P:
==> flow/design.v <==
`timescale 1ns / 1ps
module magnitude_wrapper(
	input aclk,
	input aresetn,
	input s_i_data_valid,
	output reg s_o_data_ready,
	input [31:0] s_i_data,
	output reg m_o_data_valid,
	input m_i_data_ready,
	output reg [31:0] m_o_data
    );
	reg [31:0] o_data_temp;
	reg [15:0] data_real;
	reg [15:0] data_imag;
	reg start_calc;
	reg ack_calc;
	wire [15:0] in_real = s_i_data[15:0];
	wire [15:0] in_imag = s_i_data[31:16];
	always @ (posedge aclk)
		begin
			if (aresetn == 0) begin
				s_o_data_ready <= 1'b0;
				start_calc <= 1'b0;
			end
			if (ack_calc == 1'b1) begin
				start_calc <= 0;
			end
			if ( (s_i_data_valid == 1'b1) && (ack_calc == 0)) begin
				if (in_real[15] == 1'b1)
					data_real <= ~in_real + 16'd1;
				else
					data_real <= in_real;
				if (in_imag[15] == 1'b1)
					data_imag <= ~in_imag + 16'd1;
				else
					data_imag <= in_imag;
				s_o_data_ready <= 1;
				start_calc <= 1'b1;
			end
		end
	always @ (posedge aclk)
		begin
			if (aresetn == 0) begin
				ack_calc <= 0;
			end
			if (start_calc == 1'b1) begin
				ack_calc <= 1;
				o_data_temp <= data_real*data_real + data_imag*data_imag;
			end
			else begin
				ack_calc <= 0;
			end
		end
	always @ (posedge aclk)
		begin
			if (aresetn == 0) begin
				m_o_data_valid <= 1'b0;
			end
			if (m_i_data_ready == 1'b1) begin
				if (ack_calc == 0) begin
					m_o_data_valid <= 1'b0;
				end
				else begin
					m_o_data_valid <= 1'b1;
					m_o_data <= o_data_temp;
				end
			end
		end
endmodule
Settings: LEC_CHECK=0, CAP_MARGIN=30, CORE_ASPECT_RATIO=0.5, CORE_MARGIN=2, CORE_UTILIZATION=22, CTS_CLUSTER_DIAMETER=186, CTS_CLUSTER_SIZE=100, SETUP_SLACK_MARGIN=-0.36, SLEW_MARGIN=20, TNS_END_PERCENT=50; clock period 11.4 ns.
run.sh (not shown) runs the stock make flow with config.mk's settings and CLKGATE_MAP_FILE=.
P reached the final stage; the timing, design-rule and antenna checks on its layout passed.
The following lists how Q was set up differently from P:
diff --git a/flow/config.mk b/flow/config.mk
--- a/flow/config.mk
+++ b/flow/config.mk
@@ -9 +8,0 @@
-export CORE_ASPECT_RATIO = 0.5
@@ -11,3 +10,2 @@
-export CORE_UTILIZATION = 22
-export CTS_CLUSTER_DIAMETER = 186
-export CTS_CLUSTER_SIZE = 100
+export CORE_UTILIZATION = 72
+export CTS_CLUSTER_SIZE = 22
@@ -16 +13,0 @@
-export TNS_END_PERCENT = 50
==> flow/constraint.sdc <==
create_clock -name core_clock -period 13.2 [get_ports {aclk}]
set_input_delay 2.6400 -clock core_clock [delete_from_list [all_inputs] [get_ports {aclk}]]
set_output_delay 2.6400 -clock core_clock [all_outputs]
set_load 0.01 [all_outputs]
==> results <==
The run showing the greater die area is P.
What R does differently from Q at the input level:
diff --git a/flow/config.mk b/flow/config.mk
--- a/flow/config.mk
+++ b/flow/config.mk
@@ -8 +8 @@
-export CAP_MARGIN = 30
+export CAP_MARGIN = 20
@@ -10,3 +10 @@
-export CORE_UTILIZATION = 72
-export CTS_CLUSTER_SIZE = 22
-export SETUP_SLACK_MARGIN = -0.36
+export CORE_UTILIZATION = 58
==> flow/constraint.sdc <==
create_clock -name core_clock -period 4.54 [get_ports {aclk}]
set_input_delay 0.9080 -clock core_clock [delete_from_list [all_inputs] [get_ports {aclk}]]
set_output_delay 0.9080 -clock core_clock [all_outputs]
set_load 0.01 [all_outputs]
Findings:
Across Q and R, a clean result was obtained everywhere but in R. Taking Q as the reference, in R final cell count up 19%; final critical-path setup slack down 7630 ps; critical path depth down 1; routed wire length up about 7%.
Inputs modified between R and S:
diff --git a/flow/config.mk b/flow/config.mk
--- a/flow/config.mk
+++ b/flow/config.mk
@@ -10 +10 @@
-export CORE_UTILIZATION = 58
+export CORE_UTILIZATION = 68
==> flow/constraint.sdc <==
create_clock -name core_clock -period 11.6 [get_ports {aclk}]
set_input_delay 2.3200 -clock core_clock [delete_from_list [all_inputs] [get_ports {aclk}]]
set_output_delay 2.3200 -clock core_clock [all_outputs]
set_load 0.01 [all_outputs]
For maximum frequency, dividing the value from S by the value from R gives 0.874. Relative to R, the count of plain and timing-repair buffers in the layout measured on S has decreased by more than half. S: all stages complete, timing, DRC and antenna checks passed. Going from R to S, final setup TNS grows by 52680 ps. STATUS placed wire-length estimate after detailed placement: S wins against R. o_data_temp[31] as the end point of the critical path was reported by S, and o_data_temp[30] by R. Site row count went down by a little under 10% going from R to S. Against R, S comes in 16% lower on final area. S vs R — wire length dropped about 9%.


== v6 ==
// magnitude_wrapper: RTL as listed in full above, without the edits since
Settings: LEC_CHECK=0, CAP_MARGIN=20, CELL_PAD_IN_SITES_DETAIL_PLACEMENT=1, CELL_PAD_IN_SITES_GLOBAL_PLACEMENT=1, CORE_MARGIN=5, CORE_UTILIZATION=35, CTS_CLUSTER_DIAMETER=228, CTS_CLUSTER_SIZE=61, GPL_TIMING_DRIVEN=0, MAX_ROUTING_LAYER=met4, MIN_ROUTING_LAYER=met2, PLACE_DENSITY_LB_ADDON=0.27, SETUP_SLACK_MARGIN=1.86, SLEW_MARGIN=20; clock period 10.0 ns.
v6 ran to completion and came out clean on the timing, design-rule and antenna checks.
Here is what was changed in the inputs of v7 compared with v6.
Settings: putting HOLD_SLACK_MARGIN at 0.06 where nothing was set; clearing MAX_ROUTING_LAYER, which used to be met4; clearing PLACE_DENSITY_LB_ADDON, which used to be 0.27; swapping 5 for 7 in CORE_MARGIN; clearing GPL_TIMING_DRIVEN, which used to be 0; swapping 35 for 69 in CORE_UTILIZATION; clearing CELL_PAD_IN_SITES_GLOBAL_PLACEMENT, which used to be 1; clearing MIN_ROUTING_LAYER, which used to be met2; clearing CELL_PAD_IN_SITES_DETAIL_PLACEMENT, which used to be 1; putting CORE_ASPECT_RATIO at 0.5 where nothing was set; swapping 20 for 25 in SLEW_MARGIN; swapping 228 for 310 in CTS_CLUSTER_DIAMETER; swapping 61 for 100 in CTS_CLUSTER_SIZE; putting ABC_AREA at 1 where nothing was set; clearing SETUP_SLACK_MARGIN, which used to be 1.86.
### Flow results
As far as worst-case clock skew is concerned, v7 and v6 perform about the same.
| first-pass GRT wire length | higher: v6 |
v7 against v6: layout overhead on the synthesized area went down by 6.0 points, final routed wirelength across all metal layers moved down.
